### flow/design.v
module spi_transactor (
    input wire clk,
    input wire rst_n,
    input wire spi_clk_rising,
    input wire spi_clk_falling,
    input wire start,
    input wire [7:0] tx_data,
    output reg [7:0] rx_data,
    output reg done,
    output wire active,
    output reg spi_mosi,
    input wire spi_miso
);
    reg [7:0] tx_shift;
    reg [7:0] rx_shift;
    reg [3:0] bit_cnt;
    reg busy;
    assign active = busy;
    always @(posedge clk or negedge rst_n) begin
        if (!rst_n) begin
            spi_mosi <= 1'b1;
            rx_data  <= 8'h00;
            tx_shift <= 8'h00;
            rx_shift <= 8'h00;
            bit_cnt  <= 4'd0;
            done     <= 1'b0;
            busy     <= 1'b0;
        end else begin
            done <= 1'b0;
            if (start && !busy) begin
                busy     <= 1'b1;
                tx_shift <= tx_data;
                rx_shift <= 8'h00;
                bit_cnt  <= 4'd0;
                spi_mosi <= tx_data[7];   
            end
            else if (busy) begin
                if (spi_clk_rising) begin
                    rx_shift <= {rx_shift[6:0], spi_miso};
                    bit_cnt  <= bit_cnt + 1'd1;
                end
                if (spi_clk_falling) begin
                    if (bit_cnt == 4'd8) begin
                        rx_data  <= rx_shift;
                        done     <= 1'b1;
                        busy     <= 1'b0;
                        spi_mosi <= 1'b1;
                    end else begin
                        tx_shift <= {tx_shift[6:0], 1'b0};
                        spi_mosi <= tx_shift[6];
                    end
                end
            end
        end
    end
endmodule
module SD_Controller (
    input  wire        clk,
    input  wire        rst_n,
    input  wire [511:0] write_data,
    input  wire        write_data_ready,
    output reg  [511:0] read_data,
    output reg         read_ready,
    output reg         ready,
    output wire        spi_clk,
    output wire        spi_cs_n,
    output wire        spi_mosi,
    input  wire        spi_miso
);
parameter CLK_DIV            = 5;
parameter POWERUP_CLK_CYCLES = 80;
parameter CMD_RETRY_MAX      = 2000;
parameter BLOCK_BYTES        = 64;
parameter READ_TIMEOUT       = 1024;
reg [3:0] clk_div_cnt;
reg       spi_clk_reg;
reg       spi_clk_rise_reg;
reg       spi_clk_fall_reg;
wire      spi_active;
assign    spi_clk = spi_clk_reg;
always @(posedge clk or negedge rst_n) begin
    if (!rst_n) begin
        clk_div_cnt       <= 4'd0;
        spi_clk_reg       <= 1'b0;
        spi_clk_rise_reg  <= 1'b0;
        spi_clk_fall_reg  <= 1'b0;
    end else begin
        spi_clk_rise_reg  <= 1'b0;
        spi_clk_fall_reg  <= 1'b0;
        if (!spi_active) begin
            clk_div_cnt       <= 4'd0;
            spi_clk_reg       <= 1'b0;
        end else if (clk_div_cnt == (CLK_DIV-1)) begin
            clk_div_cnt       <= 4'd0;
            spi_clk_reg       <= ~spi_clk_reg;
            if (~spi_clk_reg) spi_clk_rise_reg <= 1'b1;
            else              spi_clk_fall_reg <= 1'b1;
        end else begin
            clk_div_cnt <= clk_div_cnt + 1'd1;
        end
    end
end
reg        tx_start;
reg  [7:0] tx_data;
wire [7:0] rx_data;
wire       tx_done;
wire       spi_mosi_wire;
assign     spi_mosi = spi_mosi_wire;
spi_transactor u_spi (
    .clk            (clk),
    .rst_n          (rst_n),
    .spi_clk_rising (spi_clk_rise_reg),
    .spi_clk_falling(spi_clk_fall_reg),
    .start          (tx_start),
    .tx_data        (tx_data),
    .rx_data        (rx_data),
    .done           (tx_done),
    .active         (spi_active),
    .spi_mosi       (spi_mosi_wire),
    .spi_miso       (spi_miso)
);
reg spi_cs_n_reg;
assign spi_cs_n = spi_cs_n_reg;
localparam
    S_IDLE          = 8'd0,
    S_POWERUP       = 8'd1,
    S_CMD0          = 8'd2, S_CMD0_SEND = 8'd3, S_CMD0_WAIT = 8'd4,
    S_CMD8          = 8'd5, S_CMD8_SEND = 8'd6, S_CMD8_WAIT = 8'd7,
    S_CMD59         = 8'd8, S_CMD59_SEND = 8'd9, S_CMD59_WAIT = 8'd10,
    S_CMD55         = 8'd11, S_CMD55_SEND = 8'd12, S_CMD55_WAIT = 8'd13,
    S_ACMD41        = 8'd14, S_ACMD41_SEND = 8'd15, S_ACMD41_WAIT = 8'd16,
    S_CMD58         = 8'd17, S_CMD58_SEND = 8'd18, S_CMD58_WAIT = 8'd19,
    S_CMD16         = 8'd20, S_CMD16_SEND = 8'd21, S_CMD16_WAIT = 8'd22,
    S_READ_CMD      = 8'd23, S_READ_SEND = 8'd24, S_READ_WAIT = 8'd25,
    S_READ_TOKEN    = 8'd26,
    S_READ_DATA     = 8'd27,
    S_WRITE_WAIT    = 8'd28,
    S_WRITE_CMD     = 8'd29, S_WRITE_SEND = 8'd30, S_WRITE_RWAIT = 8'd31,
    S_WRITE_TOKEN   = 8'd32,
    S_WRITE_DATA    = 8'd33,
    S_WRITE_RESP    = 8'd34,
    S_WRITE_BUSY    = 8'd35,
    S_ERROR         = 8'd99;
reg [15:0] powerup_cnt;
reg [15:0] retry_cnt;
reg [15:0] byte_cnt;
reg  [6:0] block_idx;
reg [15:0] timeout;
reg        waiting;
reg        is_sd2;
reg  [7:0] r7_resp[0:4];
reg [31:0] block_addr;
wire [7:0] write_byte;
reg  [7:0] rx_byte;
reg        resp_valid;
reg  [3:0] resp_idx;
reg  [7:0] resp_retry_cnt;
reg [15:0] resp_timeout_cnt;
reg  [7:0] resp_mask;
reg  [7:0] resp_value;
reg  [3:0] resp_bytes_needed;
reg  [7:0] next_state_after_resp;
integer i;
assign write_byte = write_data[511 - 8*block_idx[5:0] -: 8];
always @(posedge clk or negedge rst_n) begin
    if (!rst_n) rx_byte <= 8'hFF;
    else if (tx_done) rx_byte <= rx_data;
end
reg [7:0] state;
always @(posedge clk or negedge rst_n) begin
    if (!rst_n) begin
        state            <= S_IDLE;
        spi_cs_n_reg     <= 1'b1;
        tx_start         <= 1'b0;
        ready            <= 1'b0;
        read_ready       <= 1'b0;
        powerup_cnt      <= 16'd0;
        retry_cnt        <= 16'd0;
        byte_cnt         <= 16'd0;
        block_idx        <= 7'd0;
        timeout          <= 16'd0;
        waiting          <= 1'b0;
        is_sd2           <= 1'b0;
        block_addr       <= 32'd0;
        read_data        <= 512'd0;
        resp_idx         <= 4'd0;
        resp_valid       <= 1'b0;
        resp_retry_cnt   <= 8'd0;
        resp_timeout_cnt <= 16'd0;
        for (i = 0; i < 5; i = i + 1) r7_resp[i] <= 8'd0;
    end else begin
        tx_start   <= 1'b0;
        read_ready <= 1'b0;
        resp_valid <= 1'b0;
        case (state)
            S_IDLE: begin
                ready        <= 1'b0;
                spi_cs_n_reg <= 1'b1;
                state        <= S_POWERUP;
            end
            S_POWERUP: begin
                spi_cs_n_reg <= 1'b1;
                if (powerup_cnt < POWERUP_CLK_CYCLES) begin
                    if (!waiting) begin
                        tx_data  <= 8'hFF;
                        tx_start <= 1'b1;
                        waiting  <= 1'b1;
                    end else if (tx_done) begin
                        waiting     <= 1'b0;
                        powerup_cnt <= powerup_cnt + 1'd1;
                    end
                end else begin
                    state <= S_CMD0;
                end
            end
            S_CMD0: begin
                spi_cs_n_reg <= 1'b0;
                byte_cnt     <= 16'd0;
                waiting      <= 1'b0;
                resp_retry_cnt <= 8'd0;
                resp_timeout_cnt <= 16'd0;
                state        <= S_CMD0_SEND;
            end
            S_CMD0_SEND: begin
                if (!waiting && byte_cnt < 6) begin
                    case (byte_cnt)
                        0: tx_data <= 8'h40;
                        1: tx_data <= 8'h00;
                        2: tx_data <= 8'h00;
                        3: tx_data <= 8'h00;
                        4: tx_data <= 8'h00;
                        5: tx_data <= 8'h95;
                    endcase
                    tx_start <= 1'b1;
                    waiting  <= 1'b1;
                    byte_cnt <= byte_cnt + 1'd1;
                end else if (tx_done && waiting) begin
                    waiting <= 1'b0;
                    if (byte_cnt == 6) begin
                        resp_mask          <= 8'hFF;
                        resp_value         <= 8'h01;
                        resp_bytes_needed  <= 4'd1;
                        next_state_after_resp <= S_CMD8;
                        state              <= S_CMD0_WAIT;
                    end
                end
            end
            S_CMD0_WAIT: begin
                if (!waiting) begin
                    tx_data  <= 8'hFF;
                    tx_start <= 1'b1;
                    waiting  <= 1'b1;
                    resp_timeout_cnt <= resp_timeout_cnt + 1'd1;
                end else if (tx_done) begin
                    waiting <= 1'b0;
                    if (rx_byte != 8'hFF) begin
                        resp_timeout_cnt <= 16'd0;
                        if ((rx_byte & resp_mask) == resp_value) begin
                            r7_resp[0] <= rx_byte;
                            state      <= next_state_after_resp;
                        end else resp_retry_cnt <= resp_retry_cnt + 1'd1;
                    end else if (resp_timeout_cnt > 16'd1000) begin
                        resp_retry_cnt <= resp_retry_cnt + 1'd1;
                    end
                    if (resp_retry_cnt >= 8'd10) begin
                        retry_cnt <= retry_cnt + 1'd1;
                        if (retry_cnt > CMD_RETRY_MAX) state <= S_ERROR;
                        else state <= S_CMD0;
                    end
                end
            end
            S_CMD8: begin
                spi_cs_n_reg <= 1'b0;
                byte_cnt     <= 16'd0;
                waiting      <= 1'b0;
                resp_retry_cnt <= 8'd0;
                resp_timeout_cnt <= 16'd0;
                state        <= S_CMD8_SEND;
            end
            S_CMD8_SEND: begin
                if (!waiting && byte_cnt < 6) begin
                    case (byte_cnt)
                        0: tx_data <= 8'h48;
                        1: tx_data <= 8'h00;
                        2: tx_data <= 8'h00;
                        3: tx_data <= 8'h01;
                        4: tx_data <= 8'hAA;
                        5: tx_data <= 8'h87;
                    endcase
                    tx_start <= 1'b1;
                    waiting  <= 1'b1;
                    byte_cnt <= byte_cnt + 1'd1;
                end else if (tx_done && waiting) begin
                    waiting <= 1'b0;
                    if (byte_cnt == 6) begin
                        resp_mask          <= 8'hFF;
                        resp_value         <= 8'h01;
                        resp_bytes_needed  <= 4'd5;
                        next_state_after_resp <= S_CMD59;
                        resp_idx           <= 4'd0;
                        state              <= S_CMD8_WAIT;
                    end
                end
            end
            S_CMD8_WAIT: begin
                if (!waiting) begin
                    tx_data  <= 8'hFF;
                    tx_start <= 1'b1;
                    waiting  <= 1'b1;
                    resp_timeout_cnt <= resp_timeout_cnt + 1'd1;
                end else if (tx_done) begin
                    waiting <= 1'b0;
                    if (rx_byte != 8'hFF) begin
                        resp_timeout_cnt <= 16'd0;
                        if ((rx_byte & resp_mask) == resp_value) begin
                            r7_resp[resp_idx] <= rx_byte;
                            if (resp_idx == resp_bytes_needed-1) begin
                                if (r7_resp[0]==8'h01 && r7_resp[3]==8'h01 && r7_resp[4]==8'hAA)
                                    is_sd2 <= 1'b1;
                                state <= next_state_after_resp;
                            end else begin
                                resp_idx <= resp_idx + 1'd1;
                            end
                        end else resp_retry_cnt <= resp_retry_cnt + 1'd1;
                    end else if (resp_timeout_cnt > 16'd1000) begin
                        resp_retry_cnt <= resp_retry_cnt + 1'd1;
                    end
                    if (resp_retry_cnt >= 8'd10) begin
                        retry_cnt <= retry_cnt + 1'd1;
                        if (retry_cnt > CMD_RETRY_MAX) state <= S_ERROR;
                        else state <= S_CMD0;
                    end
                end
            end
            S_CMD59: begin
                spi_cs_n_reg <= 1'b0;
                byte_cnt     <= 16'd0;
                waiting      <= 1'b0;
                state        <= S_CMD59_SEND;
            end
            S_CMD59_SEND: begin
                if (!waiting && byte_cnt < 6) begin
                    case (byte_cnt)
                        0: tx_data <= 8'h7B;
                        1: tx_data <= 8'h00;
                        2: tx_data <= 8'h00;
                        3: tx_data <= 8'h00;
                        4: tx_data <= 8'h00;
                        5: tx_data <= 8'h01;
                    endcase
                    tx_start <= 1'b1;
                    waiting  <= 1'b1;
                    byte_cnt <= byte_cnt + 1'd1;
                end else if (tx_done && waiting) begin
                    waiting <= 1'b0;
                    if (byte_cnt == 6) begin
                        resp_mask          <= 8'hFF;
                        resp_value         <= 8'h00;
                        resp_bytes_needed  <= 4'd1;
                        next_state_after_resp <= S_CMD55;
                        state              <= S_CMD59_WAIT;
                    end
                end
            end
            S_CMD59_WAIT: begin
                if (!waiting) begin
                    tx_data  <= 8'hFF;
                    tx_start <= 1'b1;
                    waiting  <= 1'b1;
                    resp_timeout_cnt <= resp_timeout_cnt + 1'd1;
                end else if (tx_done) begin
                    waiting <= 1'b0;
                    if (rx_byte != 8'hFF) begin
                        resp_timeout_cnt <= 16'd0;
                        if ((rx_byte & resp_mask) == resp_value) begin
                            state <= next_state_after_resp;
                        end else resp_retry_cnt <= resp_retry_cnt + 1'd1;
                    end else if (resp_timeout_cnt > 16'd1000) begin
                        resp_retry_cnt <= resp_retry_cnt + 1'd1;
                    end
                    if (resp_retry_cnt >= 8'd10) begin
                        retry_cnt <= retry_cnt + 1'd1;
                        if (retry_cnt > CMD_RETRY_MAX) state <= S_ERROR;
                        else state <= S_CMD0;
                    end
                end
            end
            S_CMD55: begin
                spi_cs_n_reg <= 1'b0;
                byte_cnt     <= 16'd0;
                waiting      <= 1'b0;
                state        <= S_CMD55_SEND;
            end
            S_CMD55_SEND: begin
                if (!waiting && byte_cnt < 6) begin
                    case (byte_cnt)
                        0: tx_data <= 8'h77;
                        1: tx_data <= 8'h00;
                        2: tx_data <= 8'h00;
                        3: tx_data <= 8'h00;
                        4: tx_data <= 8'h00;
                        5: tx_data <= 8'h65;
                    endcase
                    tx_start <= 1'b1;
                    waiting  <= 1'b1;
                    byte_cnt <= byte_cnt + 1'd1;
                end else if (tx_done && waiting) begin
                    waiting <= 1'b0;
                    if (byte_cnt == 6) begin
                        resp_mask          <= 8'hFF;
                        resp_value         <= 8'h01;
                        resp_bytes_needed  <= 4'd1;
                        next_state_after_resp <= S_ACMD41;
                        state              <= S_CMD55_WAIT;
                    end
                end
            end
            S_CMD55_WAIT: begin
                if (!waiting) begin
                    tx_data  <= 8'hFF;
                    tx_start <= 1'b1;
                    waiting  <= 1'b1;
                    resp_timeout_cnt <= resp_timeout_cnt + 1'd1;
                end else if (tx_done) begin
                    waiting <= 1'b0;
                    if (rx_byte != 8'hFF) begin
                        resp_timeout_cnt <= 16'd0;
                        if ((rx_byte & resp_mask) == resp_value) begin
                            state <= next_state_after_resp;
                        end else resp_retry_cnt <= resp_retry_cnt + 1'd1;
                    end else if (resp_timeout_cnt > 16'd1000) begin
                        resp_retry_cnt <= resp_retry_cnt + 1'd1;
                    end
                    if (resp_retry_cnt >= 8'd10) begin
                        retry_cnt <= retry_cnt + 1'd1;
                        if (retry_cnt > CMD_RETRY_MAX) state <= S_ERROR;
                        else state <= S_CMD0;
                    end
                end
            end
            S_ACMD41: begin
                spi_cs_n_reg <= 1'b0;
                byte_cnt     <= 16'd0;
                waiting      <= 1'b0;
                retry_cnt    <= retry_cnt + 1'd1;
                if (retry_cnt > CMD_RETRY_MAX) state <= S_ERROR;
                else state <= S_ACMD41_SEND;
            end
            S_ACMD41_SEND: begin
                if (!waiting && byte_cnt < 6) begin
                    case (byte_cnt)
                        0: tx_data <= 8'h69;
                        1: tx_data <= is_sd2 ? 8'h40 : 8'h00;
                        2: tx_data <= 8'h00;
                        3: tx_data <= 8'h00;
                        4: tx_data <= 8'h00;
                        5: tx_data <= 8'h01;
                    endcase
                    tx_start <= 1'b1;
                    waiting  <= 1'b1;
                    byte_cnt <= byte_cnt + 1'd1;
                end else if (tx_done && waiting) begin
                    waiting <= 1'b0;
                    if (byte_cnt == 6) begin
                        resp_mask          <= 8'hFF;
                        resp_value         <= 8'h00;
                        resp_bytes_needed  <= 4'd1;
                        next_state_after_resp <= S_CMD58;
                        state              <= S_ACMD41_WAIT;
                    end
                end
            end
            S_ACMD41_WAIT: begin
                if (!waiting) begin
                    tx_data  <= 8'hFF;
                    tx_start <= 1'b1;
                    waiting  <= 1'b1;
                    resp_timeout_cnt <= resp_timeout_cnt + 1'd1;
                end else if (tx_done) begin
                    waiting <= 1'b0;
                    if (rx_byte != 8'hFF) begin
                        resp_timeout_cnt <= 16'd0;
                        if ((rx_byte & resp_mask) == resp_value) begin
                            state <= next_state_after_resp;
                        end else resp_retry_cnt <= resp_retry_cnt + 1'd1;
                    end else if (resp_timeout_cnt > 16'd1000) begin
                        resp_retry_cnt <= resp_retry_cnt + 1'd1;
                    end
                    if (resp_retry_cnt >= 8'd10) begin
                        retry_cnt <= retry_cnt + 1'd1;
                        if (retry_cnt > CMD_RETRY_MAX) state <= S_ERROR;
                        else state <= S_CMD0;
                    end
                end
            end
            S_CMD58: begin
                spi_cs_n_reg <= 1'b0;
                byte_cnt     <= 16'd0;
                waiting      <= 1'b0;
                state        <= S_CMD58_SEND;
            end
            S_CMD58_SEND: begin
                if (!waiting && byte_cnt < 6) begin
                    case (byte_cnt)
                        0: tx_data <= 8'h7A;
                        1: tx_data <= 8'h00;
                        2: tx_data <= 8'h00;
                        3: tx_data <= 8'h00;
                        4: tx_data <= 8'h00;
                        5: tx_data <= 8'hFF;
                    endcase
                    tx_start <= 1'b1;
                    waiting  <= 1'b1;
                    byte_cnt <= byte_cnt + 1'd1;
                end else if (tx_done && waiting) begin
                    waiting <= 1'b0;
                    if (byte_cnt == 6) begin
                        resp_mask          <= 8'hFF;
                        resp_value         <= 8'h00;
                        resp_bytes_needed  <= 4'd5;
                        next_state_after_resp <= S_CMD16;
                        resp_idx           <= 4'd0;
                        state              <= S_CMD58_WAIT;
                    end
                end
            end
            S_CMD58_WAIT: begin
                if (!waiting) begin
                    tx_data  <= 8'hFF;
                    tx_start <= 1'b1;
                    waiting  <= 1'b1;
                    resp_timeout_cnt <= resp_timeout_cnt + 1'd1;
                end else if (tx_done) begin
                    waiting <= 1'b0;
                    if (rx_byte != 8'hFF) begin
                        resp_timeout_cnt <= 16'd0;
                        if ((rx_byte & resp_mask) == resp_value) begin
                            r7_resp[resp_idx] <= rx_byte;
                            if (resp_idx == resp_bytes_needed-1) state <= next_state_after_resp;
                            else resp_idx <= resp_idx + 1'd1;
                        end else resp_retry_cnt <= resp_retry_cnt + 1'd1;
                    end else if (resp_timeout_cnt > 16'd1000) begin
                        resp_retry_cnt <= resp_retry_cnt + 1'd1;
                    end
                    if (resp_retry_cnt >= 8'd10) begin
                        retry_cnt <= retry_cnt + 1'd1;
                        if (retry_cnt > CMD_RETRY_MAX) state <= S_ERROR;
                        else state <= S_CMD0;
                    end
                end
            end
            S_CMD16: begin
                spi_cs_n_reg <= 1'b0;
                byte_cnt     <= 16'd0;
                waiting      <= 1'b0;
                state        <= S_CMD16_SEND;
            end
            S_CMD16_SEND: begin
                if (!waiting && byte_cnt < 6) begin
                    case (byte_cnt)
                        0: tx_data <= 8'h50;
                        1: tx_data <= 8'h00;
                        2: tx_data <= 8'h00;
                        3: tx_data <= 8'h00;
                        4: tx_data <= 8'h40;    
                        5: tx_data <= 8'hFF;
                    endcase
                    tx_start <= 1'b1;
                    waiting  <= 1'b1;
                    byte_cnt <= byte_cnt + 1'd1;
                end else if (tx_done && waiting) begin
                    waiting <= 1'b0;
                    if (byte_cnt == 6) begin
                        resp_mask          <= 8'hFF;
                        resp_value         <= 8'h00;
                        resp_bytes_needed  <= 4'd1;
                        next_state_after_resp <= S_READ_CMD;
                        state              <= S_CMD16_WAIT;
                    end
                end
            end
            S_CMD16_WAIT: begin
                if (!waiting) begin
                    tx_data  <= 8'hFF;
                    tx_start <= 1'b1;
                    waiting  <= 1'b1;
                    resp_timeout_cnt <= resp_timeout_cnt + 1'd1;
                end else if (tx_done) begin
                    waiting <= 1'b0;
                    if (rx_byte != 8'hFF) begin
                        resp_timeout_cnt <= 16'd0;
                        if ((rx_byte & resp_mask) == resp_value) begin
                            state <= next_state_after_resp;
                        end else resp_retry_cnt <= resp_retry_cnt + 1'd1;
                    end else if (resp_timeout_cnt > 16'd1000) begin
                        resp_retry_cnt <= resp_retry_cnt + 1'd1;
                    end
                    if (resp_retry_cnt >= 8'd10) begin
                        retry_cnt <= retry_cnt + 1'd1;
                        if (retry_cnt > CMD_RETRY_MAX) state <= S_ERROR;
                        else state <= S_CMD0;
                    end
                end
            end
            S_READ_CMD: begin
                spi_cs_n_reg <= 1'b0;
                byte_cnt     <= 16'd0;
                block_idx    <= 7'd0;
                timeout      <= 16'd0;
                read_data    <= 512'd0;
                waiting      <= 1'b0;
                state        <= S_READ_SEND;
            end
            S_READ_SEND: begin
                if (!waiting && byte_cnt < 6) begin
                    case (byte_cnt)
                        0: tx_data <= 8'h51;
                        1: tx_data <= block_addr[23:16];
                        2: tx_data <= block_addr[15:8];
                        3: tx_data <= block_addr[7:0];
                        4: tx_data <= 8'h00;
                        5: tx_data <= 8'h01;
                    endcase
                    tx_start <= 1'b1;
                    waiting  <= 1'b1;
                    byte_cnt <= byte_cnt + 1'd1;
                end else if (tx_done && waiting) begin
                    waiting <= 1'b0;
                    if (byte_cnt == 6) begin
                        resp_mask          <= 8'hFF;
                        resp_value         <= 8'h00;
                        resp_bytes_needed  <= 4'd1;
                        next_state_after_resp <= S_READ_TOKEN;
                        state              <= S_READ_WAIT;
                    end
                end
            end
            S_READ_WAIT: begin
                if (!waiting) begin
                    tx_data  <= 8'hFF;
                    tx_start <= 1'b1;
                    waiting  <= 1'b1;
                    resp_timeout_cnt <= resp_timeout_cnt + 1'd1;
                end else if (tx_done) begin
                    waiting <= 1'b0;
                    if (rx_byte != 8'hFF) begin
                        resp_timeout_cnt <= 16'd0;
                        if ((rx_byte & resp_mask) == resp_value) begin
                            state <= next_state_after_resp;
                        end else resp_retry_cnt <= resp_retry_cnt + 1'd1;
                    end else if (resp_timeout_cnt > 16'd1000) begin
                        resp_retry_cnt <= resp_retry_cnt + 1'd1;
                    end
                    if (resp_retry_cnt >= 8'd10) begin
                        retry_cnt <= retry_cnt + 1'd1;
                        if (retry_cnt > CMD_RETRY_MAX) state <= S_ERROR;
                        else state <= S_CMD0;
                    end
                end
            end
            S_READ_TOKEN: begin
                if (!waiting) begin
                    tx_data  <= 8'hFF;
                    tx_start <= 1'b1;
                    waiting  <= 1'b1;
                end else if (tx_done) begin
                    waiting <= 1'b0;
                    if (rx_byte == 8'hFE) begin
                        block_idx <= 7'd0;
                        state     <= S_READ_DATA;
                    end else begin
                        timeout <= timeout + 1'd1;
                        if (timeout > READ_TIMEOUT) state <= S_ERROR;
                    end
                end
            end
            S_READ_DATA: begin
                if (!waiting) begin
                    tx_data  <= 8'hFF;
                    tx_start <= 1'b1;
                    waiting  <= 1'b1;
                end else if (tx_done) begin
                    waiting <= 1'b0;
                    read_data[511 - 8*block_idx -: 8] <= rx_byte;
                    if (block_idx == 7'd63) state <= S_WRITE_WAIT;
                    else block_idx <= block_idx + 1'd1;
                end
            end
            S_WRITE_WAIT: begin
                ready <= 1'b1;
                if (write_data_ready) begin
                    ready        <= 1'b0;
                    spi_cs_n_reg <= 1'b0;
                    byte_cnt     <= 16'd0;
                    block_idx    <= 7'd0;
                    waiting      <= 1'b0;
                    state        <= S_WRITE_CMD;
                end
            end
            S_WRITE_CMD: begin
                state <= S_WRITE_SEND;
            end
            S_WRITE_SEND: begin
                if (!waiting && byte_cnt < 6) begin
                    case (byte_cnt)
                        0: tx_data <= 8'h58;
                        1: tx_data <= block_addr[23:16];
                        2: tx_data <= block_addr[15:8];
                        3: tx_data <= block_addr[7:0];
                        4: tx_data <= 8'h00;
                        5: tx_data <= 8'h01;
                    endcase
                    tx_start <= 1'b1;
                    waiting  <= 1'b1;
                    byte_cnt <= byte_cnt + 1'd1;
                end else if (tx_done && waiting) begin
                    waiting <= 1'b0;
                    if (byte_cnt == 6) begin
                        resp_mask          <= 8'hFF;
                        resp_value         <= 8'h00;
                        resp_bytes_needed  <= 4'd1;
                        next_state_after_resp <= S_WRITE_TOKEN;
                        state              <= S_WRITE_RWAIT;
                    end
                end
            end
            S_WRITE_RWAIT: begin
                if (!waiting) begin
                    tx_data  <= 8'hFF;
                    tx_start <= 1'b1;
                    waiting  <= 1'b1;
                    resp_timeout_cnt <= resp_timeout_cnt + 1'd1;
                end else if (tx_done) begin
                    waiting <= 1'b0;
                    if (rx_byte != 8'hFF) begin
                        resp_timeout_cnt <= 16'd0;
                        if ((rx_byte & resp_mask) == resp_value) begin
                            state <= next_state_after_resp;
                        end else resp_retry_cnt <= resp_retry_cnt + 1'd1;
                    end else if (resp_timeout_cnt > 16'd1000) begin
                        resp_retry_cnt <= resp_retry_cnt + 1'd1;
                    end
                    if (resp_retry_cnt >= 8'd10) begin
                        retry_cnt <= retry_cnt + 1'd1;
                        if (retry_cnt > CMD_RETRY_MAX) state <= S_ERROR;
                        else state <= S_CMD0;
                    end
                end
            end
            S_WRITE_TOKEN: begin
                if (!waiting) begin
                    tx_data  <= 8'hFE;
                    tx_start <= 1'b1;
                    waiting  <= 1'b1;
                end else if (tx_done) begin
                    waiting <= 1'b0;
                    state   <= S_WRITE_DATA;
                end
            end
            S_WRITE_DATA: begin
                if (!waiting) begin
                    tx_data  <= write_byte;
                    tx_start <= 1'b1;
                    waiting  <= 1'b1;
                end else if (tx_done) begin
                    waiting <= 1'b0;
                    if (block_idx == 7'd63) state <= S_WRITE_RESP;
                    else block_idx <= block_idx + 1'd1;
                end
            end
            S_WRITE_RESP: begin
                if (!waiting) begin
                    tx_data  <= 8'hFF;
                    tx_start <= 1'b1;
                    waiting  <= 1'b1;
                end else if (tx_done) begin
                    waiting <= 1'b0;
                    if ((rx_byte & 8'h1F) == 8'h05) state <= S_WRITE_BUSY;
                end
            end
            S_WRITE_BUSY: begin
                if (!waiting) begin
                    tx_data  <= 8'hFF;
                    tx_start <= 1'b1;
                    waiting  <= 1'b1;
                end else if (tx_done) begin
                    waiting <= 1'b0;
                    if (rx_byte == 8'hFF) begin
                        block_addr <= block_addr + 32'd64;
                        spi_cs_n_reg <= 1'b1;
                        read_ready   <= 1'b1;
                        state        <= S_READ_CMD;
                    end
                end
            end
            S_ERROR: begin
                ready        <= 1'b0;
                spi_cs_n_reg <= 1'b1;
            end
            default: state <= S_ERROR;
        endcase
    end
end
endmodule
module regfile_1024bit (
    input  wire         clk,        
    input  wire         rw,         
    input  wire         sel,        
    input  wire [511:0] data_in,    
    output reg  [511:0] data_out    
);
    reg [1023:0] regfile;
    always @(posedge clk) begin
        if (rw) begin
            if (sel) begin
                regfile[1023:512] <= data_in;   
            end else begin
                regfile[511:0]   <= data_in;    
	    end
        end else begin
            if (sel) begin
                data_out <= regfile[1023:512];  
            end else begin 
                data_out <= regfile[511:0];     
       	    end 
	end
    end
endmodule
module xorEncr (clk, rst, start, rw_flag, done,
sd_data_in, sd_data_out, sd_data_valid, sd_ready, 
reg_file_rw, reg_file_sel, reg_file_data_out);
    parameter DATA_WIDTH = 512; 
    parameter KEY_WIDTH = 512; 
    input wire clk;
    input wire rst;
    input wire start;  
    input wire rw_flag;  
    output wire done;  
    input wire [DATA_WIDTH-1:0] sd_data_in;  
    output reg [DATA_WIDTH-1:0] sd_data_out;  
    input wire sd_data_valid;  
    input wire sd_ready;  
    output reg reg_file_rw;  
    output reg reg_file_sel;  
    input wire [KEY_WIDTH-1:0] reg_file_data_out;  
    localparam IDLE            = 4'b0000;
    localparam READ_DATA       = 4'b0001;
    localparam READ_KEY        = 4'b0010;
    localparam WAIT_KEY        = 4'b0011;
    localparam ENCRYPT         = 4'b0100;
    localparam WRITE_ENCRYPTED = 4'b0101;
    localparam READ_ENCRYPTED  = 4'b0110;
    localparam DECRYPT         = 4'b0111;
    localparam WRITE_DECRYPTED = 4'b1000;
    localparam DONE_STATE      = 4'b1001;
    reg [3:0] state, next_state;
    reg [DATA_WIDTH-1:0] data_buffer;       
    reg [KEY_WIDTH-1:0] key_buffer;         
    reg [DATA_WIDTH-1:0] result_buffer;     
    assign done = (state == DONE_STATE);   
    always @(posedge clk) begin
        if (rst) begin
            state <= IDLE;
            data_buffer <= {DATA_WIDTH{1'b0}};
            key_buffer <= {KEY_WIDTH{1'b0}};
            result_buffer <= {DATA_WIDTH{1'b0}};
        end else begin
            state <= next_state;
            case (state)
                READ_DATA: begin
                    if (sd_data_valid)
                        data_buffer <= sd_data_in;   
                end
                READ_ENCRYPTED: begin
                    if (sd_data_valid)
                        data_buffer <= sd_data_in;   
                end
                WAIT_KEY: begin
                    key_buffer <= reg_file_data_out;   
                end
                ENCRYPT: begin
                    result_buffer <= data_buffer ^ key_buffer;   
                end
                DECRYPT: begin
                    result_buffer <= data_buffer ^ key_buffer;   
                end
            endcase
        end
    end
    always @(*) begin
        next_state = state;
        sd_data_out = result_buffer;
        reg_file_rw = 1'b0;
        reg_file_sel = 1'b0;
        case (state)
            IDLE: begin
                if (start) begin
                    if (rw_flag == 1'b1)
                        next_state = READ_DATA;       
                    else
                        next_state = READ_ENCRYPTED;  
                end
            end
            READ_DATA: begin
                if (sd_data_valid)
                    next_state = READ_KEY;
            end
            READ_KEY: begin
                reg_file_rw = 1'b0;    
                reg_file_sel = 1'b0;   
                next_state = WAIT_KEY;
            end
            WAIT_KEY: begin
                next_state = ENCRYPT;
            end
            ENCRYPT: begin
                next_state = WRITE_ENCRYPTED;
            end
            WRITE_ENCRYPTED: begin
                sd_data_out = result_buffer;   
                if (sd_ready)
                    next_state = DONE_STATE;
            end
            READ_ENCRYPTED: begin
                if (sd_data_valid)
                    next_state = READ_KEY;
            end
            DECRYPT: begin
                next_state = WRITE_DECRYPTED;
            end
            WRITE_DECRYPTED: begin
                sd_data_out = result_buffer;   
                if (sd_ready)
                    next_state = DONE_STATE;
            end
            DONE_STATE: begin
                next_state = IDLE;
            end
            default: begin
                next_state = IDLE;
            end
        endcase
    end
endmodule
module sd_encr_device (
    input wire clk,                     
    input wire rst,                     
    input wire start,                   
    input wire rw_flag,                 
    output wire done,                   
    output wire sd_clk,
    output wire sd_cs_n,
    output wire sd_mosi,
    input  wire sd_miso,
    input wire key_rw,                  
    input wire key_sel,                 
    input wire [511:0] key_data_in,     
    output wire [511:0] key_data_out    
);
    wire sd_ready;
    wire sd_read_ready;
    wire sd_write_data_ready;
    wire [511:0] sd_data_in;
    wire [511:0] sd_data_out;
    reg xor_start;
    wire xor_done;
    wire [511:0] xor_sd_data_in;
    wire xor_sd_data_valid;
    wire xor_sd_ready;
    wire [511:0] xor_sd_data_out;
    wire reg_file_rw;
    wire reg_file_sel;
    wire [511:0] reg_file_data_out;
    reg sd_write_trigger;
    SD_Controller u_sd_controller (
        .clk              (clk),
        .rst_n            (~rst),
        .write_data       (sd_data_out),
        .write_data_ready (sd_write_data_ready),
        .read_data        (sd_data_in),
        .read_ready       (sd_read_ready),
        .ready            (sd_ready),
        .spi_clk          (sd_clk),
        .spi_cs_n         (sd_cs_n),
        .spi_mosi         (sd_mosi),
        .spi_miso         (sd_miso)
    );
    xorEncr #(
        .DATA_WIDTH(512),
        .KEY_WIDTH(512)
    ) u_xor_encr (
        .clk              (clk),
        .rst              (rst),
        .start            (xor_start),
        .rw_flag          (rw_flag),
        .done             (xor_done),
        .sd_data_in       (xor_sd_data_in),
        .sd_data_out      (xor_sd_data_out),
        .sd_data_valid    (xor_sd_data_valid),
        .sd_ready         (xor_sd_ready),
        .reg_file_rw      (reg_file_rw),
        .reg_file_sel     (reg_file_sel),
        .reg_file_data_out(reg_file_data_out)
    );
    regfile_1024bit u_regfile (
        .clk        (clk),
        .rw         (key_rw | reg_file_rw),         
        .sel        (key_sel & ~reg_file_rw),       
        .data_in    (key_data_in),
        .data_out   (key_data_out)
    );
    assign reg_file_data_out = key_data_out;
    localparam T_IDLE        = 3'd0;
    localparam T_WAIT_SD     = 3'd1;
    localparam T_TRIGGER_XOR = 3'd2;
    localparam T_WAIT_XOR    = 3'd3;
    localparam T_TRIGGER_SD  = 3'd4;
    localparam T_DONE        = 3'd5;
    reg [2:0] top_state, top_next;
    always @(posedge clk or posedge rst) begin
        if (rst)
            top_state <= T_IDLE;
        else
            top_state <= top_next;
    end
    always @(*) begin
        top_next = top_state;
        xor_start = 1'b0;
        sd_write_trigger = 1'b0;
        case (top_state)
            T_IDLE: begin
                if (start && sd_ready) begin
                    top_next = T_WAIT_SD;
                end
            end
            T_WAIT_SD: begin
                if (rw_flag) begin  
                    if (sd_ready)
                        top_next = T_TRIGGER_XOR;
                end else begin 
                    top_next = T_TRIGGER_XOR;
                end
            end
            T_TRIGGER_XOR: begin
                xor_start = 1'b1;
                top_next = T_WAIT_XOR;
            end
            T_WAIT_XOR: begin
                if (xor_done) begin
                    if (rw_flag)  
                        top_next = T_TRIGGER_SD;
                    else         
                        top_next = T_TRIGGER_SD;
                end
            end
            T_TRIGGER_SD: begin
                sd_write_trigger = 1'b1;
                if (sd_ready)
                    top_next = T_DONE;
            end
            T_DONE: begin
                top_next = T_IDLE;
            end
            default: top_next = T_IDLE;
        endcase
    end
    assign xor_sd_data_in    = sd_data_in;
    assign xor_sd_data_valid = sd_ready;
    assign xor_sd_ready      = sd_ready;
    assign sd_data_out       = xor_sd_data_out;
    assign sd_write_data_ready = sd_write_trigger;
    assign done = (top_state == T_DONE);
endmodule
### flow/run.sh
#!/bin/bash
# the make line also repeats each setting of config.mk as NAME=value (left out here)
make -C /OpenROAD-flow-scripts/flow DESIGN_CONFIG=/design/flow/config.mk WORK_HOME=/design/flow/orfs CLKGATE_MAP_FILE= finish
### flow/config.mk
export PLATFORM = sky130hd
export DESIGN_NAME = sd_encr_device
export DESIGN_NICKNAME = sd_encr_device
export VERILOG_FILES = /design/flow/design.v
export SDC_FILE = /design/flow/constraint.sdc
export NUM_CORES = 4
export LEC_CHECK = 0
export CAP_MARGIN = 20
export CORE_ASPECT_RATIO = 0.71
export CORE_MARGIN = 2
export CORE_UTILIZATION = 72
export CTS_CLUSTER_DIAMETER = 346
export CTS_CLUSTER_SIZE = 14
export PLACE_DENSITY_LB_ADDON = 0.0
export SETUP_SLACK_MARGIN = 1.11
export SLEW_MARGIN = 20
### flow/constraint.sdc
create_clock -name core_clock -period 3.91 [get_ports {clk}]
set_input_delay 0.7820 -clock core_clock [delete_from_list [all_inputs] [get_ports {clk}]]
set_output_delay 0.7820 -clock core_clock [all_outputs]
set_load 0.01 [all_outputs]
==> Slide: Implementation Results, run 1 <==
Implementation Results

Logic synthesis
  – Logic family by area: multiplexers
  – Area leader, netlist: edfxtp_1
  – Syn avg cell area: 12.9 um^2
  – Yosys chip area: 143000 um^2
  – Area share, top type: 32.5%
  – Mapped Area: 143000 um^2
  – Post-synth cell types: 93
  – Flops & latches, synth: 3815
  – Adder share: 0.262%
  – Area contributors post-synth: edfxtp_1 (33%), dfxtp_1 (22%), dfrtp_1 (12%), mux2_2 (4.2%), mux2i_1 (4.0%)
  – Ys cells: 11100
  – Syn nets: 11600
  – Dominant register cell: edfxtp_1
  – Complex Gates by Area: 9.35%
  – Simple Share, Synth: 8.02%
  – Mux area share: 10.1%
  – EDFF count, synth: 1551
  – Post-Synthesis Cells: 11100
  – Top cells by count, synth: edfxtp_1 (1551), dfxtp_1 (1548), nand2_1 (1185)
  – Yosys Warn Count: 6
  – Yosys top cell by instances: edfxtp_1
  – Ys async rst share: 18.8%
  – Yosys xor share: 3.54%
  – Seq/Total Area, Yosys: 66.7%

Floorplan
  – Core area: 197000 um^2
  – Chip area: 202000 um^2
  – Die width: 533 um
  – IO Count: 1035
  – Standard-cell row count: 137
  – Die Span Y: 380 um
  – FP Util: 72.7%

Detailed routing
  – 1st-iter DRT viols: 13100
  – Via density: 6.62
  – Final WL: 441 mm
  – Post-route ant nets: 0
  – DRT Pass-1 Iters: 9
  – DR WL/cell: 29.4 um
  – Detailed-route via count: 99500
  – # DRC: 0

Worst hold path
  – HP Class: input pin to asynchronous set/reset pin

Worst setup path
  – Worst path bufs/invs: 4
  – Levels on crit path: 9
  – Critical Path End: u_sd_controller.tx_data[2]$_DFFE_PP_
  – CP peak stage delay: 690 ps
  – Critical Path Start: u_sd_controller.block_idx[0]$_DFFE_PP0P_
  – Critical path fanouts, max: 12
  – CP Capture Type: register
  – CP Cell Sequence: buf_6 > buf_8 > buf_16 > mux4_2 > mux4_2 > a21oi_1 > nor3_1 > buf_4 > or4_1
  – WS Path Type: register to register
  – Worst EP arrival: 3920 ps
  – Slowest CP cell: mux4_2
  – Top cell by count, worst path: mux4_2
  – R2r setup slk: 600 ps
  – Worst endpoint required time: 4520 ps
  – Reg2reg end: u_sd_controller.tx_data[2]$_DFFE_PP_
  – Critical R2R Launch: u_sd_controller.block_idx[0]$_DFFE_PP0P_
  – R2R depth: 9
  – CP top delay family: multiplexers
  – Critical path launch point type: register

Pwr
  – Clock power share: 38.9%
  – P_clk: 29800 uW
  – Leak: 0.0582 uW
  – Register share of total power: 56.7%
  – Switching Power: 16700 uW
  – Sw Share: 21.7%
  – Cell Int Power: 60000 uW
  – Power share of the combinational group: 4.3%
  – Main power group: registers
  – Peak supply drop: 0.459 mV
  – Sequential power: 43500 uW
  – PD cells: 453 nW/um^2
  – Comb power: 3330 uW

Placement
  – HPWL Detailed: 282 mm
  – Port bufs: 1034
  – DP Area: 157000 um^2
  – Placement Setup Slack: -147 ps
  – Placed cell count: 14400
  – RD Place Congestion: 1.04

Timing
  – Tcrit/Tclk final: 84.7%
  – Worst-Margin Slew: 1090 ps
  – Clock skew: 39.1 ps
  – Relative slew margins: 27.7%
  – Pins Over Slew Limit: 0
  – Worst Slack Setup Final: 596 ps
  – Unrepaired setup endpoints after global routing: true
  – Final setup violation count: 0
  – Tmin final: 3310 ps
  – Final Hold Viols: 0
  – Max Freq: 302 MHz

Clock tree
  – CTS Root Cell: clkbuf_16
  – TritonCTS Buffers: 314
  – CTS tree: built
  – Clk buf depth: 4
  – Sink Count: 3815
  – Hold_buf cts: 0
  – H-Tree Depth: 5
  – Skew-Pair Late Insertion Delay: 890 ps
  – CTS clk-pin slew, worst paths: 80 ps

Final layout
  – Area Overhead vs Synth: 18.1%
  – Design area: 169000 um^2
  – Nets: 12700
  – Fill cells: 9103
  – Final core occ: 85.9%
  – Non-filler instance count after layout: 15000

Job
  – Max Cap Viol: 0
  – OpenROAD warning count: 96

Global routing
  – Largest net degree at the start of global routing: 210
  – Vias in the first global route: 97600
  – Tot GR Track Use: 42.0%
  – Antenna violations before repair: 31
  – Global-route wire length before repair: 637 mm
  – Grt total ovfl: 0

Run status
  – Outcome: no timing/DRC/antenna violations
[metal layers]
layer  wire length, um  global-route usage [%]  vias up
li1                  -                       -    41900
met1            162000                    56.8    49700
met2            202000                    64.5     6543
met3             57100                    12.8     1221
met4             19600                    16.3       40
met5               527                       0        -
[area by class of cell]
cell class                 count  area [um^2]  area share (%)
antenna                       13         32.5          0.0192
clock buffer                 555         8930            5.28
clock inverter                14          204           0.121
inverter                      45          176           0.104
multi-input combinational   6523        46300            27.3
sequential                  3815        95600            56.5
tap                         2641         3300            1.95
timing repair buffer        1419        14700            8.67
[through the flow]
step | total power [uW] | hold WS [ps] | setup TNS (ps)
floorplan | 45700 | 396 | -
global placement | 47300 | 366 | -2800
detailed placement | 47500 | 366 | -3140
CTS | 76600 | 269 | 0
global route | 78300 | 330 | 0
finish | 76700 | 293 | 0
[repair_timing]
action	CTS	global route
pin swaps	77	133
buffers inserted	14	63
resized	150	226
endpoints found under the setup margin	623	649
cloned	3	9
==> inputs of run 2 (changes only) <==
- CORE_ASPECT_RATIO: 0.71 -> default
- CORE_UTILIZATION: 72 -> 55
- CTS_CLUSTER_DIAMETER: 346 -> default
- CTS_CLUSTER_SIZE: 14 -> default
- PLACE_DENSITY_LB_ADDON: 0.0 -> 0.2
- SETUP_SLACK_MARGIN: 1.11 -> default
- clock period: 3.91 -> 6.5 ns (I/O delays scaled with it)
==> Slide: Implementation Results, run 2 <==
Implementation Results

Pwr
  – Power share of the combinational group: 3.8%
  – Sequential power: 26200 uW
  – Main power group: registers
  – Sw Share: 21.0%
  – Switching Power: 10600 uW
  – PD cells: 297 nW/um^2
  – Peak supply drop: 0.334 mV
  – Comb power: 1940 uW
  – Leak: 0.0583 uW
  – Clock power share: 44.3%
  – P_clk: 22400 uW
  – Register share of total power: 51.9%
  – Cell Int Power: 39900 uW

Detailed routing
  – 1st-iter DRT viols: 9333
  – Final WL: 411 mm
  – Via density: 5.93
  – DRT Pass-1 Iters: 8
  – DR WL/cell: 26.2 um
  – Post-route ant nets: 0
  – Detailed-route via count: 93000
  – # DRC: 0

Worst setup path
  – Worst EP arrival: 6300 ps
  – CP Capture Type: register
  – Critical Path End: u_sd_controller.read_data[124]$_DFFE_PP0P_
  – CP peak stage delay: 960 ps
  – Critical path fanouts, max: 37
  – Critical R2R Launch: u_sd_controller.block_idx[1]$_DFFE_PP0P_
  – Reg2reg end: u_sd_controller.read_data[124]$_DFFE_PP0P_
  – Levels on crit path: 11
  – Critical Path Start: u_sd_controller.block_idx[1]$_DFFE_PP0P_
  – R2R depth: 11
  – WS Path Type: register to register
  – Slowest CP cell: nor2_4
  – CP Cell Sequence: ha_1 > nand3_1 > or3_1 > ha_1 > nor4bb_1 > nand2_1 > nor4_2 > nand2_2 > nor2_4 > a21oi_1 > a22o_1
  – Critical path launch point type: register
  – R2r setup slk: 1050 ps
  – Worst endpoint required time: 7350 ps
  – CP top delay family: simple AND/OR/NAND/NOR gates
  – Worst path bufs/invs: 0
  – Top cell by count, worst path: ha_1

Logic synthesis
  – Dominant register cell: edfxtp_1
  – Complex Gates by Area: 9.35%
  – Seq/Total Area, Yosys: 66.7%
  – Mux area share: 10.1%
  – Top cells by count, synth: edfxtp_1 (1551), dfxtp_1 (1548), nand2_1 (1185)
  – Post-synth cell types: 93
  – Yosys Warn Count: 6
  – Yosys top cell by instances: edfxtp_1
  – Post-Synthesis Cells: 11100
  – Ys cells: 11100
  – Simple Share, Synth: 8.02%
  – Syn avg cell area: 12.9 um^2
  – Adder share: 0.262%
  – Yosys xor share: 3.54%
  – EDFF count, synth: 1551
  – Logic family by area: multiplexers
  – Ys async rst share: 18.8%
  – Area leader, netlist: edfxtp_1
  – Syn nets: 11600
  – Area contributors post-synth: edfxtp_1 (33%), dfxtp_1 (22%), dfrtp_1 (12%), mux2_2 (4.2%), mux2i_1 (4.0%)
  – Mapped Area: 143000 um^2
  – Flops & latches, synth: 3815
  – Yosys chip area: 143000 um^2
  – Area share, top type: 32.5%

Timing
  – Worst-Margin Slew: 1330 ps
  – Final Hold Viols: 0
  – Relative slew margins: 11.0%
  – Tcrit/Tclk final: 83.8%
  – Unrepaired setup endpoints after global routing: false
  – Tmin final: 5450 ps
  – TNS Setup: 0 ps
  – Clock skew: 64.1 ps
  – Max Freq: 184 MHz
  – Final setup violation count: 0
  – Pins Over Slew Limit: 0

Final layout
  – Flop area: 95500 um^2
  – Comb area: 44900 um^2
  – Fill cells: 18900
  – Design area: 170000 um^2
  – Nets: 12500
  – Non-filler instance count after layout: 15700
  – Final core occ: 65.5%
  – Area Overhead vs Synth: 18.5%

Floorplan
  – FP Util: 55.2%
  – Standard-cell row count: 187
  – Die Span Y: 514 um
  – Core area: 259000 um^2
  – IO Count: 1035
  – Chip area: 264000 um^2
  – Die width: 514 um

Global routing
  – Grt total ovfl: 0
  – Antenna violations before repair: 32
  – Largest net degree at the start of global routing: 248
  – Global-route wire length before repair: 598 mm
  – Vias in the first global route: 91000
  – Tot GR Track Use: 30.3%

Placement
  – Placed cell count: 14900
  – RD Place Congestion: 0.925
  – DP Area: 157000 um^2
  – Port bufs: 1034
  – HPWL Detailed: 275 mm

Job
  – Max Cap Viol: 0
  – OpenROAD warning count: 126

Clock tree
  – Clk buf depth: 4
  – CTS clk-pin slew, worst paths: 60 ps
  – Sink Count: 3815
  – CTS Root Cell: clkbuf_16
  – H-Tree Depth: 5
  – Hold_buf cts: 0
  – Setup Buffers After CTS: 0
  – CTS tree: built
  – Skew-Pair Late Insertion Delay: 1010 ps
  – # resized after CTS: 0
  – TritonCTS Buffers: 395

Worst hold path
  – Hold Path Depth: 0
  – HP Class: register to register
  – WHS Endpoint: u_sd_controller.powerup_cnt[9]$_DFFE_PP0P_
  – Hold Startpoint: u_sd_controller.powerup_cnt[9]$_DFFE_PP0P_

Run status
  – Outcome: no timing/DRC/antenna violations
run 2: layout make-up:
cell class              count  area share, %
flip-flops and latches   3815           56.3
well taps                3402           2.51
multi-input cells        6522           26.5
clock inverters           152          0.837
diodes                     24         0.0354
clock buffers             562           6.74
inverters                  45          0.104
repair buffers           1161           7.00
run 2: through the flow:
stage / hold WS, ps / setup slack [ps] / total power [uW]
6_report: 378 / 1050 / 50500
5_1_grt: 388 / 992 / 51900
4_1_cts: 381 / 1270 / 50800
2_1_floorplan: 396 / -36570 / 27500
3_3_place_gp: 365 / 1290 / 28600
3_5_place_dp: 369 / 1270 / 28600
run 2: metal layers:
layer	vias to the layer above	GRT usage, %	routed length (um)
li1	41700	-	-
met1	46700	41.3	170000
met2	3840	47.4	191000
met3	718	6.80	34300
met4	26	11.9	16100
met5	-	0	181
==> inputs of run 3 (changes only) <==
- ABC_AREA: default -> 0
- CAP_MARGIN: 20 -> 30
- CELL_PAD_IN_SITES_GLOBAL_PLACEMENT: default -> 0
- CORE_UTILIZATION: 55 -> 72
- CTS_CLUSTER_DIAMETER: default -> 40
- CTS_CLUSTER_SIZE: default -> 14
- HOLD_SLACK_MARGIN: default -> 0.29
- MIN_ROUTING_LAYER: default -> met1
- PLACE_DENSITY_LB_ADDON: 0.2 -> 0.06
- SETUP_SLACK_MARGIN: default -> 1.12
- clock period: 6.5 -> 3.91 ns (I/O delays scaled with it)
==> Slide: Implementation Results, run 3 <==
Implementation Results

Global routing
  – Antenna violations before repair: 38
  – Global-route wire length before repair: 691 mm
  – Vias in the first global route: 105000
  – Largest net degree at the start of global routing: 227
  – Tot GR Track Use: 46.0%
  – Grt total ovfl: 0

Logic synthesis
  – Area share, top type: 32.5%
  – Syn avg cell area: 12.9 um^2
  – Yosys xor share: 3.54%
  – Yosys top cell by instances: edfxtp_1
  – Simple Share, Synth: 8.02%
  – Yosys chip area: 143000 um^2
  – Ys async rst share: 18.8%
  – Adder share: 0.262%
  – Ys cells: 11100
  – Syn nets: 11600
  – Yosys Warn Count: 6
  – Dominant register cell: edfxtp_1
  – Complex Gates by Area: 9.35%
  – Post-Synthesis Cells: 11100
  – Flops & latches, synth: 3815
  – Seq/Total Area, Yosys: 66.7%
  – Top cells by count, synth: edfxtp_1 (1551), dfxtp_1 (1548), nand2_1 (1185)
  – Area contributors post-synth: edfxtp_1 (33%), dfxtp_1 (22%), dfrtp_1 (12%), mux2_2 (4.2%), mux2i_1 (4.0%)
  – Logic family by area: multiplexers
  – Mux area share: 10.1%
  – Area leader, netlist: edfxtp_1
  – Post-synth cell types: 93
  – Mapped Area: 143000 um^2
  – EDFF count, synth: 1551

Detailed routing
  – DR WL/cell: 31.8 um
  – Final WL: 489 mm
  – 1st-iter DRT viols: 15400
  – Post-route ant nets: 0
  – Via density: 6.85
  – Detailed-route via count: 106000
  – # DRC: 0
  – DRT Pass-1 Iters: 7

Worst setup path
  – WS Path Type: register to register
  – CP Cell Sequence: ha_4 > nand3_4 > or3_4 > ha_4 > nor4bb_4 > o211ai_1 > nor4b_2 > buf_4 > nand2_1 > nor2_4 > buf_12 > a21oi_2 > a22o_1
  – Critical Path Start: u_sd_controller.block_idx[1]$_DFFE_PP0P_
  – Critical Path End: u_sd_controller.read_data[357]$_DFFE_PP0P_
  – Levels on crit path: 13
  – Critical path fanouts, max: 8
  – Worst endpoint required time: 4780 ps
  – Reg2reg end: u_sd_controller.read_data[357]$_DFFE_PP0P_
  – R2R depth: 13
  – Top cell by count, worst path: ha_4
  – Critical R2R Launch: u_sd_controller.block_idx[1]$_DFFE_PP0P_
  – R2r setup slk: 580 ps
  – Critical path launch point type: register
  – CP peak stage delay: 460 ps
  – CP Capture Type: register
  – Slowest CP cell: dfrtp_4
  – CP top delay family: simple AND/OR/NAND/NOR gates
  – Worst EP arrival: 4210 ps
  – Worst path bufs/invs: 2

Floorplan
  – Die Span Y: 450 um
  – Core area: 197000 um^2
  – IO Count: 1035
  – FP Util: 72.5%
  – Die width: 450 um
  – Standard-cell row count: 163
  – Chip area: 202000 um^2

Worst hold path
  – Hold Path Depth: 1
  – Hold Startpoint: key_data_in[91]
  – HP Class: input pin to register
  – WHS Endpoint: u_regfile.regfile[91]$_DFFE_PP_

Clock tree
  – CTS clk-pin slew, worst paths: 70 ps
  – CTS Root Cell: clkbuf_16
  – Skew-Pair Late Insertion Delay: 1040 ps
  – TritonCTS Buffers: 433
  – H-Tree Depth: 5
  – CTS tree: built
  – Sink Count: 3815
  – Clk buf depth: 4

Pwr
  – Sw Share: 23.1%
  – Comb power: 3590 uW
  – Leak: 0.0620 uW
  – PD cells: 503 nW/um^2
  – Register share of total power: 49.3%
  – Total power draw: 88300 uW
  – Main power group: registers
  – Clock power share: 46.6%
  – Cell Int Power: 67900 uW
  – Power share of the combinational group: 4.1%
  – Peak supply drop: 0.522 mV
  – Sequential power: 43600 uW
  – Switching Power: 20400 uW
  – P_clk: 41100 uW

Final layout
  – Fill cells: 7764
  – Design area: 176000 um^2
  – Nets: 12900
  – Area Overhead vs Synth: 22.7%

Timing
  – Worst-Margin Slew: 1130 ps
  – Relative slew margins: 25.0%
  – Final Hold Viols: 0
  – TNS Setup: 0 ps
  – Tmin final: 3330 ps
  – Max Freq: 300 MHz
  – Unrepaired setup endpoints after global routing: true
  – Clock skew: 76.9 ps
  – Final setup violation count: 0
  – Pins Over Slew Limit: 0
  – Tcrit/Tclk final: 85.3%

Job
  – Max Cap Viol: 0
  – OpenROAD warning count: 107

Placement
  – HPWL Detailed: 278 mm
  – RD Place Congestion: 0.985
  – DP Area: 157000 um^2
  – Port bufs: 1034

Run status
  – Outcome: no timing/DRC/antenna violations
-- run 3: cell type report --
| type | instances | area, um^2 | share of cell area [%] |
|---|---|---|---|
| multi-input combinational | 6522 | 46500 | 26.4 |
| inverter | 45 | 176 | 0.100 |
| sequential | 3815 | 95600 | 54.4 |
| tap | 2640 | 3300 | 1.88 |
| timing repair buffer | 1559 | 15800 | 8.99 |
| clock buffer | 539 | 11800 | 6.74 |
| antenna | 33 | 82.6 | 0.0470 |
| clock inverter | 252 | 2470 | 1.41 |
-- run 3: per-stage QoR --
stage / utilization [%] / worst slack (ps) / hold slack (ps) / std cells
3_5_place_dp: 79.6 / 146 / 367 / 14300
5_1_grt: 89.0 / 487 / 323 / 15400
6_report: 89.0 / 576 / 330 / 15400
3_3_place_gp: 79.6 / 171 / 366 / 14300
4_1_cts: 88.2 / 696 / 298 / 15300
2_1_floorplan: - / -38640 / 396 / 11100
-- run 3: what timing repair did --
action | in CTS | in global routing
pin swaps | 203 | 104
hold endpoints to repair | 30 | 0
hold buffers | 1 | 0
buffers inserted | 170 | 53
gates resized | 481 | 171
cloned | 12 | 7
endpoints found under the setup margin | 908 | 589
-- run 3: routing by layer --
metal	routed length [um]	part of all wire, %	global-route usage, %	vias to the layer above
met5	158	0.032	0	-
met4	41200	8.4	30.4	26
met3	60800	12	13.5	2353
met2	225000	46	71.7	8637
met1	163000	33	56.1	51900
li1	-	-	-	42600
==> inputs of run 4 (changes only) <==
- ABC_AREA: 0 -> default
- CAP_MARGIN: 30 -> 20
- CELL_PAD_IN_SITES_GLOBAL_PLACEMENT: 0 -> default
- CORE_UTILIZATION: 72 -> 61
- CTS_CLUSTER_DIAMETER: 40 -> 300
- CTS_CLUSTER_SIZE: 14 -> default
- MIN_ROUTING_LAYER: met1 -> default
- PLACE_DENSITY_LB_ADDON: 0.06 -> default
- SETUP_SLACK_MARGIN: 1.12 -> -0.57
- TNS_END_PERCENT: default -> 5
- clock period: 3.91 -> 9.54 ns (I/O delays scaled with it)
==> Slide: Implementation Results, run 4 <==
Implementation Results

Run status
  – Outcome: no timing/DRC/antenna violations

Worst setup path
  – CP Capture Type: register
  – Slowest CP cell: dfrtp_4
  – Worst path bufs/invs: 0
  – CP peak stage delay: 1030 ps
  – Reg2reg end: u_sd_controller.read_data[424]$_DFFE_PP0P_
  – Critical path launch point type: register
  – R2R depth: 11
  – Levels on crit path: 11
  – Top cell by count, worst path: ha_1
  – Critical Path End: u_sd_controller.read_data[424]$_DFFE_PP0P_
  – R2r setup slk: 3560 ps
  – Critical path fanouts, max: 41
  – Critical Path Start: u_sd_controller.block_idx[0]$_DFFE_PP0P_
  – WS Path Type: register to register
  – CP Cell Sequence: ha_1 > nand3_1 > or3_1 > ha_1 > nor4bb_1 > nand2_1 > nor4_2 > nand2_2 > nor2_4 > a21oi_1 > a22o_1
  – CP top delay family: simple AND/OR/NAND/NOR gates
  – Worst EP arrival: 6800 ps
  – Worst endpoint required time: 10360 ps
  – Critical R2R Launch: u_sd_controller.block_idx[0]$_DFFE_PP0P_

Pwr
  – Register share of total power: 52.0%
  – Clock power share: 44.2%
  – Main power group: registers
  – Peak supply drop: 0.204 mV
  – Power share of the combinational group: 3.8%
  – P_clk: 15200 uW
  – Switching Power: 7170 uW
  – PD cells: 203 nW/um^2
  – Sequential power: 17800 uW
  – Sw Share: 20.9%
  – Cell Int Power: 27100 uW
  – Comb power: 1300 uW
  – Leak: 0.0581 uW

Timing
  – Final setup violation count: 0
  – TNS Setup: 0 ps
  – Clock skew: 50.6 ps
  – Relative slew margins: 15.5%
  – Worst-Margin Slew: 1260 ps
  – Final Hold Viols: 0
  – Tcrit/Tclk final: 62.7%
  – Tmin final: 5980 ps
  – Max Freq: 167 MHz
  – Pins Over Slew Limit: 0
  – Unrepaired setup endpoints after global routing: false

Detailed routing
  – Via density: 6.05
  – Final WL: 402 mm
  – # DRC: 0
  – Post-route ant nets: 0
  – DR WL/cell: 26.2 um
  – DRT Pass-1 Iters: 6
  – Detailed-route via count: 93000
  – 1st-iter DRT viols: 9440

Global routing
  – Antenna violations before repair: 23
  – Grt met3 use: 6.31%
  – Tot GR Track Use: 32.9%
  – Global-route wire length before repair: 586 mm
  – Gr busiest metal: met2
  – GR Util met1: 46.3%
  – Grt total ovfl: 0
  – Largest net degree at the start of global routing: 233
  – Vias in the first global route: 90100
  – Met2 Track Usage GR: 51.4%

Floorplan
  – Die width: 488 um
  – FP Util: 61.5%
  – IO Count: 1035
  – Core area: 233000 um^2
  – Standard-cell row count: 177
  – Die Span Y: 488 um
  – Chip area: 239000 um^2

Clock tree
  – # resized after CTS: 0
  – Setup Buffers After CTS: 0
  – TritonCTS Buffers: 388
  – Sink Count: 3815
  – H-Tree Depth: 5
  – Clk buf depth: 4
  – CTS clk-pin slew, worst paths: 60 ps
  – Hold_buf cts: 0
  – Skew-Pair Late Insertion Delay: 970 ps
  – CTS Root Cell: clkbuf_16
  – CTS tree: built

Logic synthesis
  – EDFF count, synth: 1551
  – Complex Gates by Area: 9.35%
  – Syn avg cell area: 12.9 um^2
  – Yosys xor share: 3.54%
  – Flops & latches, synth: 3815
  – Seq/Total Area, Yosys: 66.7%
  – Post-Synthesis Cells: 11100
  – Mapped Area: 143000 um^2
  – Adder share: 0.262%
  – Area contributors post-synth: edfxtp_1 (33%), dfxtp_1 (22%), dfrtp_1 (12%), mux2_2 (4.2%), mux2i_1 (4.0%)
  – Syn nets: 11600
  – Post-synth cell types: 93
  – Dominant register cell: edfxtp_1
  – Yosys Warn Count: 6
  – Top cells by count, synth: edfxtp_1 (1551), dfxtp_1 (1548), nand2_1 (1185)
  – Logic family by area: multiplexers
  – Ys cells: 11100
  – Ys async rst share: 18.8%
  – Area share, top type: 32.5%
  – Area leader, netlist: edfxtp_1
  – Simple Share, Synth: 8.02%
  – Yosys chip area: 143000 um^2
  – Yosys top cell by instances: edfxtp_1
  – Mux area share: 10.1%

Placement
  – HPWL Detailed: 268 mm
  – Port bufs: 1034
  – RD Place Congestion: 0.947
  – DP Area: 156000 um^2

Worst hold path
  – Hold Path Depth: 0
  – HP Class: register to register
  – Hold Startpoint: u_sd_controller.powerup_cnt[14]$_DFFE_PP0P_
  – WHS Endpoint: u_sd_controller.powerup_cnt[14]$_DFFE_PP0P_

Final layout
  – Design area: 169000 um^2
  – Nets: 12500
  – Area Overhead vs Synth: 18.0%

Job
  – OpenROAD warning count: 109
  – Max Cap Viol: 0
-- run 4: area by class of cell --
class                           count  area, um^2
Antenna cell                       10        25.0
Clock buffer                      543       11100
Clock inverter                    162        1690
Fill cell                       16100       64000
Inverter                           45         180
Multi-Input combinational cell   6522       44900
Sequential cell                  3815       95500
Tap cell                         3132        3920
Timing Repair Buffer             1157       11600
-- run 4: per-layer routing --
layer / share of wire (%) / routed length [um] / vias to the layer above
met5: 0.027 / 107 / -
met4: 4.0 / 16000 / 18
met3: 8.0 / 32400 / 768
met2: 46 / 186000 / 3869
met1: 42 / 168000 / 46800
li1: - / - / 41600
-- run 4: stage by stage --
stage / setup WS (ps) / utilization [%] / std cells / hold WS, ps / power (uW)
after floorplan: -34140 / - / 11100 / 396 / 18700
after global placement: 3910 / 67.0 / 14700 / 366 / 19400
after detailed placement: 3800 / 67.0 / 14700 / 366 / 19500
after CTS: 3800 / 72.5 / 15400 / 380 / 34500
after global routing: 3410 / 72.5 / 15400 / 389 / 35200
final: 3560 / 72.5 / 15400 / 377 / 34300
==> inputs of run 5 (changes only) <==
- CORE_UTILIZATION: 61 -> 72
- CTS_CLUSTER_DIAMETER: 300 -> 41
- CTS_CLUSTER_SIZE: default -> 14
- HOLD_SLACK_MARGIN: 0.29 -> default
- PLACE_DENSITY_LB_ADDON: default -> 0.04
- SETUP_SLACK_MARGIN: -0.57 -> 0.89
- TNS_END_PERCENT: 5 -> default
- clock period: 9.54 -> 3.91 ns (I/O delays scaled with it)
==> Slide: Implementation Results, run 5 <==
Implementation Results

Timing
  – Worst Slack Setup Final: 571 ps
  – Max Freq: 299 MHz
  – Pins Over Slew Limit: 0
  – Tcrit/Tclk final: 85.4%
  – Clock skew: 56.2 ps
  – Unrepaired setup endpoints after global routing: true
  – Final setup violation count: 0
  – Tmin final: 3340 ps
  – TNS Setup: 0 ps
  – Worst-Margin Slew: 1150 ps
  – Relative slew margins: 23.5%
  – Final Hold Viols: 0

Worst setup path
  – Reg2reg end: u_sd_controller.read_data[497]$_DFFE_PP0P_
  – Critical Path End: u_sd_controller.read_data[497]$_DFFE_PP0P_
  – CP top delay family: simple AND/OR/NAND/NOR gates
  – Worst path bufs/invs: 3
  – CP Cell Sequence: ha_4 > nand3_4 > or3_1 > ha_4 > and4_1 > a22oi_2 > buf_4 > nor4_4 > buf_4 > nand2_1 > buf_4 > nor2_2 > a22o_1
  – R2r setup slk: 570 ps
  – Critical path fanouts, max: 8
  – CP peak stage delay: 500 ps
  – Worst EP arrival: 4170 ps
  – Critical Path Start: u_sd_controller.block_idx[0]$_DFFE_PP0P_
  – CP Capture Type: register
  – Worst endpoint required time: 4740 ps
  – WS Path Type: register to register
  – Levels on crit path: 13
  – Slowest CP cell: buf_4
  – Critical path launch point type: register
  – R2R depth: 13
  – Critical R2R Launch: u_sd_controller.block_idx[0]$_DFFE_PP0P_
  – Top cell by count, worst path: buf_4

Final layout
  – Nets: 12800
  – Final core occ: 88.0%
  – Non-filler instance count after layout: 15200
  – Area Overhead vs Synth: 21.4%

Run status
  – Outcome: no timing/DRC/antenna violations

Logic synthesis
  – EDFF count, synth: 1551
  – Logic family by area: multiplexers
  – Area leader, netlist: edfxtp_1
  – Dominant register cell: edfxtp_1
  – Simple Share, Synth: 8.02%
  – Yosys top cell by instances: edfxtp_1
  – Area share, top type: 32.5%
  – Flops & latches, synth: 3815
  – Mapped Area: 143000 um^2
  – Syn nets: 11600
  – Syn avg cell area: 12.9 um^2
  – Yosys xor share: 3.54%
  – Area contributors post-synth: edfxtp_1 (33%), dfxtp_1 (22%), dfrtp_1 (12%), mux2_2 (4.2%), mux2i_1 (4.0%)
  – Ys cells: 11100
  – Post-Synthesis Cells: 11100
  – Yosys chip area: 143000 um^2
  – Ys async rst share: 18.8%
  – Yosys Warn Count: 6
  – Post-synth cell types: 93
  – Mux area share: 10.1%
  – Top cells by count, synth: edfxtp_1 (1551), dfxtp_1 (1548), nand2_1 (1185)
  – Complex Gates by Area: 9.35%
  – Adder share: 0.262%
  – Seq/Total Area, Yosys: 66.7%

Clock tree
  – CTS Root Cell: clkbuf_16
  – Sink Count: 3815
  – TritonCTS Buffers: 425
  – H-Tree Depth: 5
  – CTS clk-pin slew, worst paths: 60 ps
  – CTS tree: built
  – Clk buf depth: 4
  – Skew-Pair Late Insertion Delay: 1000 ps

Pwr
  – Clock power share: 46.3%
  – Cell Int Power: 67600 uW
  – Sequential power: 43600 uW
  – Peak supply drop: 0.656 mV
  – Register share of total power: 49.8%
  – Switching Power: 20100 uW
  – Main power group: registers
  – PD cells: 504 nW/um^2
  – Leak: 0.0605 uW
  – Power share of the combinational group: 3.9%
  – Comb power: 3430 uW
  – Sw Share: 22.9%
  – P_clk: 40600 uW

Job
  – OpenROAD warning count: 110
  – Max Cap Viol: 0

Detailed routing
  – Final WL: 490 mm
  – # DRC: 0
  – Detailed-route via count: 105000
  – DR WL/cell: 32.2 um
  – Post-route ant nets: 0
  – 1st-iter DRT viols: 15400
  – Via density: 6.91
  – DRT Pass-1 Iters: 10

Global routing
  – Vias in the first global route: 104000
  – Global-route wire length before repair: 689 mm
  – Grt total ovfl: 0
  – Largest net degree at the start of global routing: 203
  – Tot GR Track Use: 45.9%
  – Antenna violations before repair: 40

Placement
  – HPWL Detailed: 282 mm
  – Placement Setup Slack: 69.3 ps
  – RD Place Congestion: 0.988
  – Port bufs: 1034
  – Placed cell count: 14300

Floorplan
  – IO Count: 1035
  – Standard-cell row count: 163
  – Die width: 450 um
  – FP Util: 72.5%
  – Chip area: 202000 um^2
  – Die Span Y: 450 um
  – Core area: 197000 um^2

Worst hold path
  – HP Class: input pin to asynchronous set/reset pin
run 5: routing by layer:
metal	share of wire [%]	routed length [um]	vias up	global-route usage (%)
li1	-	-	42300	-
met1	33	162000	51500	56.7
met2	46	225000	8893	71.6
met3	13	61900	2445	13.6
met4	8.2	40300	36	28.1
met5	0.069	340	-	0
run 5: metrics by stage:
step	hold WS [ps]	instance area, um^2	total power [uW]
final	305	174000	87700
after global routing	295	174000	89300
after CTS	233	173000	87200
after detailed placement	369	157000	47600
after global placement	365	157000	47400
after floorplan	396	143000	45700
run 5: cell type report:
class / instances / area (um^2)
Timing Repair Buffer: 1396 / 14300
Clock buffer: 543 / 11800
Multi-Input combinational cell: 6522 / 46300
Tap cell: 2640 / 3300
Sequential cell: 3815 / 95500
Fill cell: 7708 / 23600
Inverter: 45 / 180
Antenna cell: 24 / 60.1
Clock inverter: 236 / 2300
run 5: timing repair:
| action | CTS | global route |
|---|---|---|
| endpoints found under the setup margin | 563 | 560 |
| hold buffers | 0 | 0 |
| pin swaps | 94 | 341 |
| cloned | 7 | 0 |
| buffers inserted | 30 | 40 |
| gates resized | 197 | 157 |
Power and IR drop assume default switching activity.
